==> flow/design.v (excerpt) <==
module bolt_exec(
    input logic clk,
    input logic rst,  
    input logic [31:0] instr,  
    input logic [31:0] rs1,  
    input logic [31:0] rs2,  
    input logic [31:0] pc,  
    output logic [31:0] result,  
    output logic [31:0] next_pc,  
    output logic branch,  
    output logic reg_wr,  
    output logic mem_wr,  
    output logic mem_rd  
);
make LEC_CHECK=0 CAP_MARGIN=20 CORE_MARGIN=2 CORE_UTILIZATION=72 CTS_CLUSTER_DIAMETER=387 CTS_CLUSTER_SIZE=91 PLACE_DENSITY=0.37 SETUP_SLACK_MARGIN=0.5 SLEW_MARGIN=20 TNS_END_PERCENT=5 finish   # period 2.8 ns
run.sh (not shown) runs the stock make flow with config.mk's settings and CLKGATE_MAP_FILE=.
The starting point failed in detailed placement (3_5_place_dp) on DPL-0038.
Next try:
Settings changed: CORE_UTILIZATION 72 to 28, CTS_CLUSTER_DIAMETER 387 to 224, CTS_CLUSTER_SIZE 91 to 52, PLACE_DENSITY 0.37 to default.
Clock period 2.8 ns to 6.5 ns, I/O delays scaled along.
=>
- The changed run went through all stages and came out clean
- synthesized cell count does not change
- area after synthesis stays the same
- die area goes up to 2.5 times its value
Next try:
Settings changed: CORE_UTILIZATION 28 to 50, CTS_CLUSTER_DIAMETER 224 to default, CTS_CLUSTER_SIZE 52 to default, TNS_END_PERCENT 5 to 35.
Clock period 6.5 ns to 5.64 ns, I/O delays scaled along.
After rerunning: The new run did not get past global routing (5_1_grt) with GRT-0116. Die size fell by 44%. Area after synthesis is unchanged. Synthesized cell count stays the same.
Next try:
Settings changed: CORE_UTILIZATION 50 to 28, TNS_END_PERCENT 35 to default.
Clock period 5.64 ns to 6.5 ns, I/O delays scaled along.
The new run completed with no timing, DRC or antenna violations.
Synthesized cell count stays the same.
Die size is higher by 77%.
Area after synthesis does not change.

bolt_exec again, from the RTL that the note above started with.
clock: 2.52 ns
lec_check: 0
cap_margin: 20
core_margin: 2
core_utilization: 72
cts_cluster_diameter: 381
cts_cluster_size: 25
place_density_lb_addon: 0.01
setup_slack_margin: 0.71
slew_margin: 20
The starting point failed in 3_5_place_dp.
Rerun with:
- CORE_UTILIZATION: 72 -> 40
- CTS_CLUSTER_DIAMETER: 381 -> not set
- CTS_CLUSTER_SIZE: 25 -> not set
- PLACE_DENSITY_LB_ADDON: 0.01 -> not set
- SETUP_SLACK_MARGIN: 0.71 -> 0.5
- clock period: 2.52 -> 6.72 ns (I/O delays scaled with it)
Effect: The new run finished clean; synthesized area does not change; die size increases by 78%; synthesized cell count stays the same.
Rerun with:
- CORE_UTILIZATION: 40 -> 52
Result:
- With this change the flow ended with an error in 5_1_grt
- synthesized area is unchanged
- die size drops by about 23%
- synthesized cell count stays the same
Rerun with:
- CORE_UTILIZATION: 52 -> 40
- SETUP_SLACK_MARGIN: 0.5 -> -0.79
- clock period: 6.72 -> 8.16 ns (I/O delays scaled with it)
=> The changed run went through all stages and came out clean. Area after synthesis is unchanged. Die size increases by a quarter to a third. Synthesized cell count stays the same.
Rerun with:
- CORE_UTILIZATION: 40 -> 58
- SETUP_SLACK_MARGIN: -0.79 -> 1.49
- TNS_END_PERCENT: not set -> 5
- clock period: 8.16 -> 7.99 ns (I/O delays scaled with it)
=> The changed run died in 5_1_grt. Synthesized cell count does not change. Die size goes down by a quarter to a third. Synthesized area stays the same.

run A:
Starting RTL as in the previous note.
Design bolt_exec, start of the top module:
module bolt_exec(
    input logic clk,
    input logic rst,  
    input logic [31:0] instr,  
    input logic [31:0] rs1,  
    input logic [31:0] rs2,  
    input logic [31:0] pc,  
    output logic [31:0] result,  
    output logic [31:0] next_pc,  
    output logic branch,  
    output logic reg_wr,  
    output logic mem_wr,  
    output logic mem_rd  
);
export LEC_CHECK = 0
export CAP_MARGIN = 20
export CELL_PAD_IN_SITES_DETAIL_PLACEMENT = 2
export CORE_MARGIN = 2
export CORE_UTILIZATION = 28
export CTS_CLUSTER_SIZE = 53
export HOLD_SLACK_MARGIN = 0.19
export MAX_ROUTING_LAYER = met4
export MIN_ROUTING_LAYER = met2
export PLACE_DENSITY_LB_ADDON = 0.13
export SETUP_SLACK_MARGIN = 0.5
export SLEW_MARGIN = 0
create_clock -name core_clock -period 3.64 [get_ports {clk}]
The flow ended early for run A: it failed with a tool error in clock tree synthesis.
Setup changes, run A to run B
- SLEW_MARGIN: 0 -> 20
- CELL_PAD_IN_SITES_DETAIL_PLACEMENT: 2 -> unset
- HOLD_SLACK_MARGIN: 0.19 -> unset
- MAX_ROUTING_LAYER: met4 -> unset
- PLACE_DENSITY_LB_ADDON: 0.13 -> unset
- CTS_CLUSTER_SIZE: 53 -> 52
- MIN_ROUTING_LAYER: met2 -> unset
- TNS_END_PERCENT: unset -> 5
- CTS_CLUSTER_DIAMETER: unset -> 225
- the clock period (ns, I/O delays scaled along): 3.64 -> 6.5
Findings:
- Every stage of the flow completed for run B, and the final layout passed the timing, design-rule and antenna checks.
- Any difference in number of rows created at floorplan between run B and run A is small enough to ignore.
- Detailed-placement wirelength estimate (run B / run A): 0.77
- Run A → run B: simple-gate share of the synthesized area was more or less identical; synthesized cell count now sits at about the same level; die extent in x about even; worst setup slack before clock tree synthesis rose by 2.43 ns; final weighted congestion in routability-driven placement went down by about 20%.
- The area after detailed placement reported for run B is smaller than that of run A by 8000 um^2.

bolt_exec again, from the RTL that the note above started with.
Design bolt_exec, start of the top module:
module bolt_exec(
    input logic clk,
    input logic rst,  
    input logic [31:0] instr,  
    input logic [31:0] rs1,  
    input logic [31:0] rs2,  
    input logic [31:0] pc,  
    output logic [31:0] result,  
    output logic [31:0] next_pc,  
    output logic branch,  
    output logic reg_wr,  
    output logic mem_wr,  
    output logic mem_rd  
);
==> flow/config.mk <==
export PLATFORM = sky130hd
export DESIGN_NAME = bolt_exec
export DESIGN_NICKNAME = bolt_exec
export VERILOG_FILES = /design/flow/design.v
export SDC_FILE = /design/flow/constraint.sdc
export NUM_CORES = 4
export LEC_CHECK = 0
export ABC_AREA = 1
export CAP_MARGIN = 40
export CORE_MARGIN = 2
export CORE_UTILIZATION = 72
export CTS_CLUSTER_DIAMETER = 198
export CTS_CLUSTER_SIZE = 14
export PLACE_DENSITY_LB_ADDON = 0.27
export SETUP_SLACK_MARGIN = 0.91
export SLEW_MARGIN = 5
==> flow/constraint.sdc <==
create_clock -name core_clock -period 5.2 [get_ports {clk}]
set_input_delay 1.0400 -clock core_clock [delete_from_list [all_inputs] [get_ports {clk}]]
set_output_delay 1.0400 -clock core_clock [all_outputs]
set_load 0.01 [all_outputs]
The baseline stopped in clock tree synthesis (4_1_cts) (DPL-0038).
Rerun with:
CAP_MARGIN = 20   (was 40)
CTS_CLUSTER_DIAMETER = not set   (was 198)
CTS_CLUSTER_SIZE = not set   (was 14)
SLEW_MARGIN = 20   (was 5)
clock period = 6.22 ns   (was 5.2 ns; I/O delays follow)
After rerunning: The new run ended with an error in global routing (5_1_grt) (GRT-0116); die size is unchanged; synthesized cell count stays the same; synthesized area stays the same.
Rerun with:
CTS_CLUSTER_SIZE = 100   (was not set)
PLACE_DENSITY_LB_ADDON = not set   (was 0.27)
SETUP_SLACK_MARGIN = 0.5   (was 0.91)
TNS_END_PERCENT = 10   (was not set)
clock period = 3.78 ns   (was 6.22 ns; I/O delays follow)
Effect: The changed run ended with an error in detailed placement (3_5_place_dp) with DPL-0038. Die size does not change. Synthesized cell count is unchanged. Area after synthesis is unchanged.
Rerun with:
ABC_AREA = not set   (was 1)
CORE_UTILIZATION = 28   (was 72)
CTS_CLUSTER_SIZE = not set   (was 100)
TNS_END_PERCENT = not set   (was 10)
clock period = 6.11 ns   (was 3.78 ns; I/O delays follow)
=>
- Now the flow completed without violations
- synthesized cell count is lower by about a fifth
- die size increases to 2.6 times its value
- synthesized area came out higher by a few percent

Starting RTL as in the previous note.
clock: 2.52 ns
lec_check: 0
cap_margin: 5
core_margin: 2
core_utilization: 72
cts_cluster_size: 25
place_density_lb_addon: 0.01
setup_slack_margin: 0.73
slew_margin: 20
The first run never finished: it broke off in detailed placement on DPL-0038.
Edit:
--- a/flow/config.mk
+++ b/flow/config.mk
@@ -8 +8 @@
-export CAP_MARGIN = 5
+export CAP_MARGIN = 20
@@ -10,4 +10,2 @@
-export CORE_UTILIZATION = 72
-export CTS_CLUSTER_SIZE = 25
-export PLACE_DENSITY_LB_ADDON = 0.01
-export SETUP_SLACK_MARGIN = 0.73
+export CORE_UTILIZATION = 58
+export SETUP_SLACK_MARGIN = -0.53
==> flow/constraint.sdc (replaced) <==
create_clock -name core_clock -period 5.39 [get_ports {clk}]
set_input_delay 1.0780 -clock core_clock [delete_from_list [all_inputs] [get_ports {clk}]]
set_output_delay 1.0780 -clock core_clock [all_outputs]
set_load 0.01 [all_outputs]
=> Now the flow never finished: it broke off in global routing (GRT-0116). Die area rises by 24%. Synthesized area stays the same. Synthesized cell count does not change.
Edit:
--- a/flow/config.mk
+++ b/flow/config.mk
@@ -10,2 +10,2 @@
-export CORE_UTILIZATION = 58
-export SETUP_SLACK_MARGIN = -0.53
+export CORE_UTILIZATION = 50
+export SETUP_SLACK_MARGIN = -0.46
@@ -12,0 +13 @@
+export TNS_END_PERCENT = 5
==> flow/constraint.sdc (replaced) <==
create_clock -name core_clock -period 4.5 [get_ports {clk}]
set_input_delay 0.9000 -clock core_clock [delete_from_list [all_inputs] [get_ports {clk}]]
set_output_delay 0.9000 -clock core_clock [all_outputs]
set_load 0.01 [all_outputs]
What happened: The changed run never finished: it broke off in global routing; die area goes up by 16%; synthesized cell count does not change; synthesized area stays the same.

Starting RTL as in the previous note.
Settings: LEC_CHECK=0, ABC_AREA=1, CAP_MARGIN=40, CELL_PAD_IN_SITES_GLOBAL_PLACEMENT=2, CORE_MARGIN=8, CORE_UTILIZATION=60, CTS_CLUSTER_DIAMETER=185, CTS_CLUSTER_SIZE=22, GPL_TIMING_DRIVEN=0, MIN_ROUTING_LAYER=met2, SETUP_SLACK_MARGIN=0.5, SLEW_MARGIN=20, TNS_END_PERCENT=60; clock period 6.54 ns.
The starting point stopped in global placement without I/O.
Edit:
==> flow/config.mk (replaced) <==
export PLATFORM = sky130hd
export DESIGN_NAME = bolt_exec
export DESIGN_NICKNAME = bolt_exec
export VERILOG_FILES = /design/flow/design.v
export SDC_FILE = /design/flow/constraint.sdc
export NUM_CORES = 4
export LEC_CHECK = 0
export CAP_MARGIN = 20
export CORE_ASPECT_RATIO = 0.5
export CORE_MARGIN = 9
export CORE_UTILIZATION = 28
export PLACE_DENSITY = 0.42
export SETUP_SLACK_MARGIN = 0.5
export SLEW_MARGIN = 20
==> flow/constraint.sdc (replaced) <==
create_clock -name core_clock -period 6.5 [get_ports {clk}]
set_input_delay 1.3000 -clock core_clock [delete_from_list [all_inputs] [get_ports {clk}]]
set_output_delay 1.3000 -clock core_clock [all_outputs]
set_load 0.01 [all_outputs]
After rerunning: With this change the flow produced a clean layout; die size went up by 120%; area after synthesis rose by 3.6%; synthesized cell count goes down by 18%.
Edit:
--- a/flow/config.mk
+++ b/flow/config.mk
@@ -7,8 +7,6 @@
 export LEC_CHECK = 0
 export CAP_MARGIN = 20
-export CORE_ASPECT_RATIO = 0.5
-export CORE_MARGIN = 9
-export CORE_UTILIZATION = 28
-export PLACE_DENSITY = 0.42
+export CORE_MARGIN = 2
+export CORE_UTILIZATION = 50
 export SETUP_SLACK_MARGIN = 0.5
 export SLEW_MARGIN = 20
==> flow/constraint.sdc (replaced) <==
create_clock -name core_clock -period 5.64 [get_ports {clk}]
set_input_delay 1.1280 -clock core_clock [delete_from_list [all_inputs] [get_ports {clk}]]
set_output_delay 1.1280 -clock core_clock [all_outputs]
set_load 0.01 [all_outputs]
Outcome: This time the run stopped in global routing; area after synthesis is unchanged; synthesized cell count stays the same; die size drops by 49%.
Edit:
--- a/flow/config.mk
+++ b/flow/config.mk
@@ -8,5 +8,5 @@
 export CAP_MARGIN = 20
 export CORE_MARGIN = 2
-export CORE_UTILIZATION = 50
-export SETUP_SLACK_MARGIN = 0.5
+export CORE_UTILIZATION = 40
+export SETUP_SLACK_MARGIN = -0.46
 export SLEW_MARGIN = 20
==> flow/constraint.sdc (replaced) <==
create_clock -name core_clock -period 4.5 [get_ports {clk}]
set_input_delay 0.9000 -clock core_clock [delete_from_list [all_inputs] [get_ports {clk}]]
set_output_delay 0.9000 -clock core_clock [all_outputs]
set_load 0.01 [all_outputs]
What happened: The changed run completed, yet does not pass: setup timing. Synthesized cell count stays the same. Die size climbs by 25%. Area after synthesis does not change.

Setup of lane 1:
Starting RTL as in the previous note.
Settings: LEC_CHECK=0, ABC_AREA=1, CAP_MARGIN=40, CELL_PAD_IN_SITES_GLOBAL_PLACEMENT=2, CORE_MARGIN=8, CORE_UTILIZATION=28, CTS_CLUSTER_SIZE=52, SETUP_SLACK_MARGIN=0.5, SLEW_MARGIN=20; clock period 8.15 ns.
Inputs modified between lane 1 and lane 2:
# lane 1
export LEC_CHECK = 0
export ABC_AREA = 1
export CAP_MARGIN = 40
export CELL_PAD_IN_SITES_GLOBAL_PLACEMENT = 2
export CORE_MARGIN = 8
export CORE_UTILIZATION = 28
export CTS_CLUSTER_SIZE = 52
export SETUP_SLACK_MARGIN = 0.5
export SLEW_MARGIN = 20
create_clock -name core_clock -period 8.15 [get_ports {clk}]
# lane 2
export LEC_CHECK = 0
export CAP_MARGIN = 20
export CORE_MARGIN = 2
export CORE_UTILIZATION = 27
export SETUP_SLACK_MARGIN = 0.5
export SLEW_MARGIN = 20
create_clock -name core_clock -period 6.11 [get_ports {clk}]
--- outcome ---
The higher non-clock buffering overhead in the final layout of lane 2 and lane 1 is in lane 2. Looking at layout multi-input combinational cell count, lane 2 sits 13% lower than lane 1 does. Looking at register share after synthesis across lane 2 and lane 1, the one that comes out higher is lane 1. [diff] DRC violation total after the first TritonRoute iteration, lane 2 relative to lane 1: regression. Final worst hold slack improves in lane 2 relative to lane 1. According to the power report, total power for lane 2 is higher than for lane 1. Going from lane 1 to lane 2, number of buffer and inverter instances along the worst setup path went up, fraction of met3 tracks used by global routing went up by 9.2 points, global-route usage now larger, total clock network power up about 32%, mux share of post-synthesis cell area higher.
Here is what was changed in the inputs of lane 3 compared with lane 2.
# lane 2
export LEC_CHECK = 0
export CAP_MARGIN = 20
export CORE_MARGIN = 2
export CORE_UTILIZATION = 27
export SETUP_SLACK_MARGIN = 0.5
export SLEW_MARGIN = 20
create_clock -name core_clock -period 6.11 [get_ports {clk}]
# lane 3
export LEC_CHECK = 0
export CAP_MARGIN = 20
export CORE_MARGIN = 2
export CORE_UTILIZATION = 40
export SETUP_SLACK_MARGIN = 1.03
export SLEW_MARGIN = 20
export TNS_END_PERCENT = 5
create_clock -name core_clock -period 6.5 [get_ports {clk}]
Findings:
[diff] hold slack, lane 3 relative to lane 2: regression. The final non-filler cell total in lane 3 sits about 14% below the value recorded for lane 2. Measured against lane 2, the power spent charging and discharging nets of lane 3 comes out at 0.875 times the reference value. Lane 2 has a lower global-route usage than lane 3. Critical path depth ended up 5 lower on lane 3 than on lane 2.
Here is what was changed in the inputs of lane 4 compared with lane 3.
# lane 3
export LEC_CHECK = 0
export CAP_MARGIN = 20
export CORE_MARGIN = 2
export CORE_UTILIZATION = 40
export SETUP_SLACK_MARGIN = 1.03
export SLEW_MARGIN = 20
export TNS_END_PERCENT = 5
create_clock -name core_clock -period 6.5 [get_ports {clk}]
# lane 4
export LEC_CHECK = 0
export CAP_MARGIN = 20
export CORE_MARGIN = 2
export CORE_UTILIZATION = 40
export SETUP_SLACK_MARGIN = 1.11
export SLEW_MARGIN = 20
export TNS_END_PERCENT = 15
create_clock -name core_clock -period 6.5 [get_ports {clk}]
==> comparison <==
- Between lane 3 and lane 4, the global-route usage does not differ in any meaningful way.
- Total power was higher in the run labelled lane 4.
- Lane 4 gives more share of the core filled with cells in the final layout than lane 3 did.
- The switching power as a share of total power on lane 4 is in line with that on lane 3.
Power figures rest on the tool's default switching activity, not on a simulated workload.
